==> flow/design.v <==
module alu_top (
    input             clk,
    input      [7:0]  a_in,
    input      [7:0]  b_in,
    input      [3:0]  command_in,
    input             oe,
    output reg [15:0] d_out
);
    reg [7:0] a_q, b_q;
    reg [3:0] cmd_q;
    reg       oe_q;
    wire [15:0] alu_out;
    always @(posedge clk) begin
        a_q   <= a_in;
        b_q   <= b_in;
        cmd_q <= command_in;
        oe_q  <= oe;
        d_out <= alu_out;
    end
    alu u_alu (.a_in(a_q), .b_in(b_q), .command_in(cmd_q), .oe(oe_q), .d_out(alu_out));
endmodule

module alu ( input [7:0]a_in,b_in,input [3:0]command_in,input oe,output [15:0]d_out);
	parameter 	ADD = 4'b0000,
				INC = 4'b0001,
				SUB =  4'b0010,
				DEC = 4'b0011,
				MUL = 4'b0100,
				DIV = 4'b0101,
				SHL = 4'b0110,
				SHR = 4'b0111,
				AND = 4'b1000,
				OR = 4'b1001,
				INV = 4'b1010,
				NAND = 4'b1011,
				NOR = 4'b1100,
				XOR = 4'b1101,
				XNOR = 4'b1110,
				BUF = 4'b1111;
	reg [15:0] out;
	always@(command_in,a_in,b_in)
		begin
			case(command_in)
				ADD : out = a_in+b_in;
				INC : out = a_in+1'b1;
				SUB : out = a_in-b_in;
				DEC : out = a_in-1'b1;
				MUL : out = a_in*b_in;
				DIV : out = (b_in == 8'd0) ? 16'hFFFF : a_in/b_in;
				SHL : out = a_in<<1;
				SHR : out = a_in>>1;
				AND : out = a_in&&b_in;
				OR : out = a_in||b_in;
				INV : out = !(a_in);
				NAND : out = ~(a_in&b_in);
				NOR : out = ~(a_in|b_in);
				XOR : out = a_in^b_in;
				XNOR : out = a_in~^b_in;
				BUF : out = a_in;
			endcase
		end
	assign d_out = (oe) ? out : 16'h0000;
endmodule  
Settings: LEC_CHECK=0, ABC_AREA=1, CAP_MARGIN=20, CORE_MARGIN=2, CORE_UTILIZATION=72, CTS_CLUSTER_DIAMETER=396, CTS_CLUSTER_SIZE=93, SETUP_SLACK_MARGIN=3.01, SLEW_MARGIN=20, TNS_END_PERCENT=5; clock period 9.95 ns.
run.sh (not shown) runs the stock make flow with config.mk's settings and CLKGATE_MAP_FILE=.
The first run ended with an error in 3_5_place_dp on DPL-0033.
Next try:
ABC_AREA = default   (was 1)
CORE_UTILIZATION = 23   (was 72)
CTS_CLUSTER_DIAMETER = 320   (was 396)
CTS_CLUSTER_SIZE = default   (was 93)
SETUP_SLACK_MARGIN = 1.54   (was 3.01)
TNS_END_PERCENT = default   (was 5)
clock period = 24.0 ns   (was 9.95 ns; I/O delays follow)
Effect: Now the flow finished with timing, DRC and antenna clean. Synthesized area falls by about 2.5%. Die area rises to 3.0 times its value. Synthesized cell count falls by about 18%.
Next try:
CELL_PAD_IN_SITES_GLOBAL_PLACEMENT = 3   (was default)
CORE_MARGIN = 7   (was 2)
CORE_UTILIZATION = 40   (was 23)
CTS_CLUSTER_DIAMETER = 307   (was 320)
CTS_CLUSTER_SIZE = 47   (was default)
PLACE_DENSITY_LB_ADDON = 0.06   (was default)
SETUP_SLACK_MARGIN = -2.0   (was 1.54)
SLEW_MARGIN = 0   (was 20)
TNS_END_PERCENT = 10   (was default)
Result: Now the flow produced a layout that fails on setup timing. Final cell count fell by 14%. Cell area is lower by 9.4%. Die area drops by 34%. Routed wire length decreases by 1.4%. Setup slack loses 1.5 ns.
Next try:
ABC_AREA = 1   (was default)
CAP_MARGIN = 25   (was 20)
CELL_PAD_IN_SITES_GLOBAL_PLACEMENT = 0   (was 3)
CORE_ASPECT_RATIO = 1.14   (was default)
CORE_MARGIN = 4   (was 7)
CORE_UTILIZATION = 72   (was 40)
CTS_CLUSTER_DIAMETER = 366   (was 307)
CTS_CLUSTER_SIZE = 21   (was 47)
GPL_ROUTABILITY_DRIVEN = 0   (was default)
GPL_TIMING_DRIVEN = 0   (was default)
MAX_ROUTING_LAYER = met4   (was default)
MIN_ROUTING_LAYER = met2   (was default)
PLACE_DENSITY = 0.66   (was default)
PLACE_DENSITY_LB_ADDON = default   (was 0.06)
SETUP_SLACK_MARGIN = default   (was -2.0)
SLEW_MARGIN = 15   (was 0)
TNS_END_PERCENT = 80   (was 10)
The new run failed in 5_1_grt, error GRT-0232.
Die size goes down by 45%.
Area after synthesis goes up by 2.5%.
Synthesized cell count goes up by 22%.

* * *

harbor:
RTL: the design.v shown in full above, as it stands there.
==> flow/config.mk <==
export PLATFORM = sky130hd
export DESIGN_NAME = alu_top
export DESIGN_NICKNAME = alu_top
export VERILOG_FILES = /design/flow/design.v
export SDC_FILE = /design/flow/constraint.sdc
export NUM_CORES = 4
export LEC_CHECK = 0
export CAP_MARGIN = 20
export CORE_ASPECT_RATIO = 1.48
export CORE_MARGIN = 4
export CORE_UTILIZATION = 40
export SLEW_MARGIN = 15
==> flow/constraint.sdc <==
create_clock -name core_clock -period 24.0 [get_ports {clk}]
set_input_delay 4.8000 -clock core_clock [delete_from_list [all_inputs] [get_ports {clk}]]
set_output_delay 4.8000 -clock core_clock [all_outputs]
set_load 0.01 [all_outputs]
Edits applied to the flow inputs when going from harbor to tundra:
- setting GPL_ROUTABILITY_DRIVEN to 0 for the first time
- setting GPL_TIMING_DRIVEN to 0 for the first time
- setting ABC_AREA to 1 for the first time
- setting MAX_ROUTING_LAYER to met4 for the first time
- changing CORE_UTILIZATION from 40 to 72
- setting PLACE_DENSITY to 0.66 for the first time
- setting TNS_END_PERCENT to 80 for the first time
- changing CAP_MARGIN from 20 to 25
- setting CELL_PAD_IN_SITES_GLOBAL_PLACEMENT to 0 for the first time
- setting CTS_CLUSTER_SIZE to 21 for the first time
Findings:
Every stage of the flow completed for harbor, and the final layout passed the timing, design-rule and antenna checks. tundra did not finish; the tool stopped in global routing (5_1_grt) with error DPL-0038. Relative to harbor, post-synthesis mux area share has decreased by 5.1 points in tundra. Diff harbor -> tundra: initial core utilization rose 34 points, count of placed standard cells including taps rose 151. [tundra vs harbor] complex-gate fraction of the synthesized area: lower in tundra. Summed instance area of the synthesized netlist: tundra > harbor. tundra: synthesized cell count 284 above harbor. Re floorplan core area: tundra and harbor aren't equal, and the higher value belongs to harbor. Delta (tundra minus harbor): die area went down 11000 um^2; chip area in the Yosys report moved up; xor/xnor share of the synthesized area went down 0.58 points.
Relative to tundra, the following input files were edited for ember:
- MAX_ROUTING_LAYER no longer set, was met4
- CTS_CLUSTER_SIZE no longer set, was 21
- TNS_END_PERCENT no longer set, was 80
- CAP_MARGIN now 5, was 25
- GPL_TIMING_DRIVEN no longer set, was 0
Results
- To summarise ember: no stage aborted, but the layout did not pass its checks, failing on setup timing.
- Cell area after placement in ember vs tundra: up 270 um^2
- Across both runs, number of buffers inserted by post-CTS setup repair was lower for ember than for tundra.
- Reported for ember and tundra, width of the die turned out identical to the last digit.
- Pre-CTS worst setup slack: ember better than tundra
- Diff tundra -> ember: placeable core region comparable, count of different cell masters after synthesis was more or less identical, number of resized instances in the post-cts repair step fell by 130.
- Diff ember..tundra | synthesized area divided by synthesized cell count | unchanged
- Cell count after synthesis came out exactly the same in ember and tundra.
> inputs changed (ember -> yarrow)
- setting CTS_CLUSTER_DIAMETER to 307 for the first time
- changing PLACE_DENSITY from 0.66 to 0.38
- setting CTS_CLUSTER_SIZE to 47 for the first time
- changing CORE_ASPECT_RATIO from 1.48 to 1.73
- setting TNS_END_PERCENT to 10 for the first time
- changing CAP_MARGIN from 5 to 20
- changing CORE_UTILIZATION from 72 to 40
- changing CORE_MARGIN from 4 to 2
- setting SETUP_SLACK_MARGIN to -2.0 for the first time
- removing ABC_AREA (formerly 1)
- removing GPL_ROUTABILITY_DRIVEN (formerly 0)
- changing CELL_PAD_IN_SITES_GLOBAL_PLACEMENT from 0 to 3
- changing SLEW_MARGIN from 15 to 0
--- outcome ---
The layout from yarrow, despite a flow that completed every stage, fails the layout checks, with the failing checks listed as setup timing.
Delta (yarrow minus ember): signed area change from the synthesized netlist to the final layout went down, maximum frequency went up.
The largest family of logic cells by area comes out adder cells in one run and simple AND/OR/NAND/NOR gates in the other, namely in yarrow and ember respectively.
Per the comparison of yarrow with ember, post-synthesis area per instance went up, normalized max-slew margin now sits higher.
yarrow reports its critical path's slowest cell as sky130_fd_sc_hd__o41ai_4 while ember reports sky130_fd_sc_hd__ha_1.

* * *

// alu_top: RTL as listed in full above, without the edits since
==> flow/config.mk <==
export PLATFORM = sky130hd
export DESIGN_NAME = alu_top
export DESIGN_NICKNAME = alu_top
export VERILOG_FILES = /design/flow/design.v
export SDC_FILE = /design/flow/constraint.sdc
export NUM_CORES = 4
export LEC_CHECK = 0
export ABC_AREA = 0
export CAP_MARGIN = 15
export CORE_ASPECT_RATIO = 0.87
export CORE_MARGIN = 2
export CORE_UTILIZATION = 46
export CTS_CLUSTER_DIAMETER = 394
export GPL_TIMING_DRIVEN = 0
export SETUP_SLACK_MARGIN = 2.69
export SLEW_MARGIN = 40
==> flow/constraint.sdc <==
create_clock -name core_clock -period 16.9 [get_ports {clk}]
set_input_delay 3.3800 -clock core_clock [delete_from_list [all_inputs] [get_ports {clk}]]
set_output_delay 3.3800 -clock core_clock [all_outputs]
set_load 0.01 [all_outputs]
The baseline completed, yet does not pass: setup timing.
Change:
ABC_AREA = default   (was 0)
CAP_MARGIN = 20   (was 15)
CORE_ASPECT_RATIO = default   (was 0.87)
CORE_UTILIZATION = 61   (was 46)
CTS_CLUSTER_DIAMETER = default   (was 394)
GPL_TIMING_DRIVEN = default   (was 0)
SETUP_SLACK_MARGIN = default   (was 2.69)
SLEW_MARGIN = 20   (was 40)
clock period = 16.0 ns   (was 16.9 ns; I/O delays follow)
What happened: The new run finished but fails on capacitance limit, slew limit, setup timing. Core utilization climbs by 28 points. Global-route usage climbs by 13 points. Design area climbs by 6.4%. Worst setup slack degrades by 4.5 ns. Non-clock buffer count climbs by 155. First-iteration DRC count climbs to 4.3 times its value. Worst hold slack degrades by 0.093 ns.
Change:
CAP_MARGIN = 0   (was 20)
CORE_ASPECT_RATIO = 0.5   (was default)
CORE_UTILIZATION = 68   (was 61)
clock period = 22.2 ns   (was 16.0 ns; I/O delays follow)
=> The new run failed in global routing (5_1_grt) (GRT-0232). Die size decreases by 9.7%. Area after synthesis does not change. Synthesized cell count is unchanged.
Change:
CAP_MARGIN = 40   (was 0)
CORE_ASPECT_RATIO = default   (was 0.5)
CTS_CLUSTER_SIZE = 21   (was default)
HOLD_SLACK_MARGIN = 0.3   (was default)
With this change the flow completed and failed the layout checks on setup timing.
Synthesized cell count does not change.
Synthesized area is unchanged.
Die area went down by 0.38%.
Change:
CAP_MARGIN = 20   (was 40)
CORE_UTILIZATION = 40   (was 68)
CTS_CLUSTER_SIZE = default   (was 21)
HOLD_SLACK_MARGIN = default   (was 0.3)
clock period = 23.5 ns   (was 22.2 ns; I/O delays follow)
The new run finished with timing, DRC and antenna clean; final area falls by 4.2%; die size rises by 67%; register-to-register slack gains 3.1 ns; routed wire length falls by 23%; worst hold slack loses 0.0070 ns; worst setup slack gains 3.1 ns; via count falls by 17%; first-iteration DRC count falls by 63%; utilization falls by 39 points; count of clock-buffer cells in the layout falls by 1.
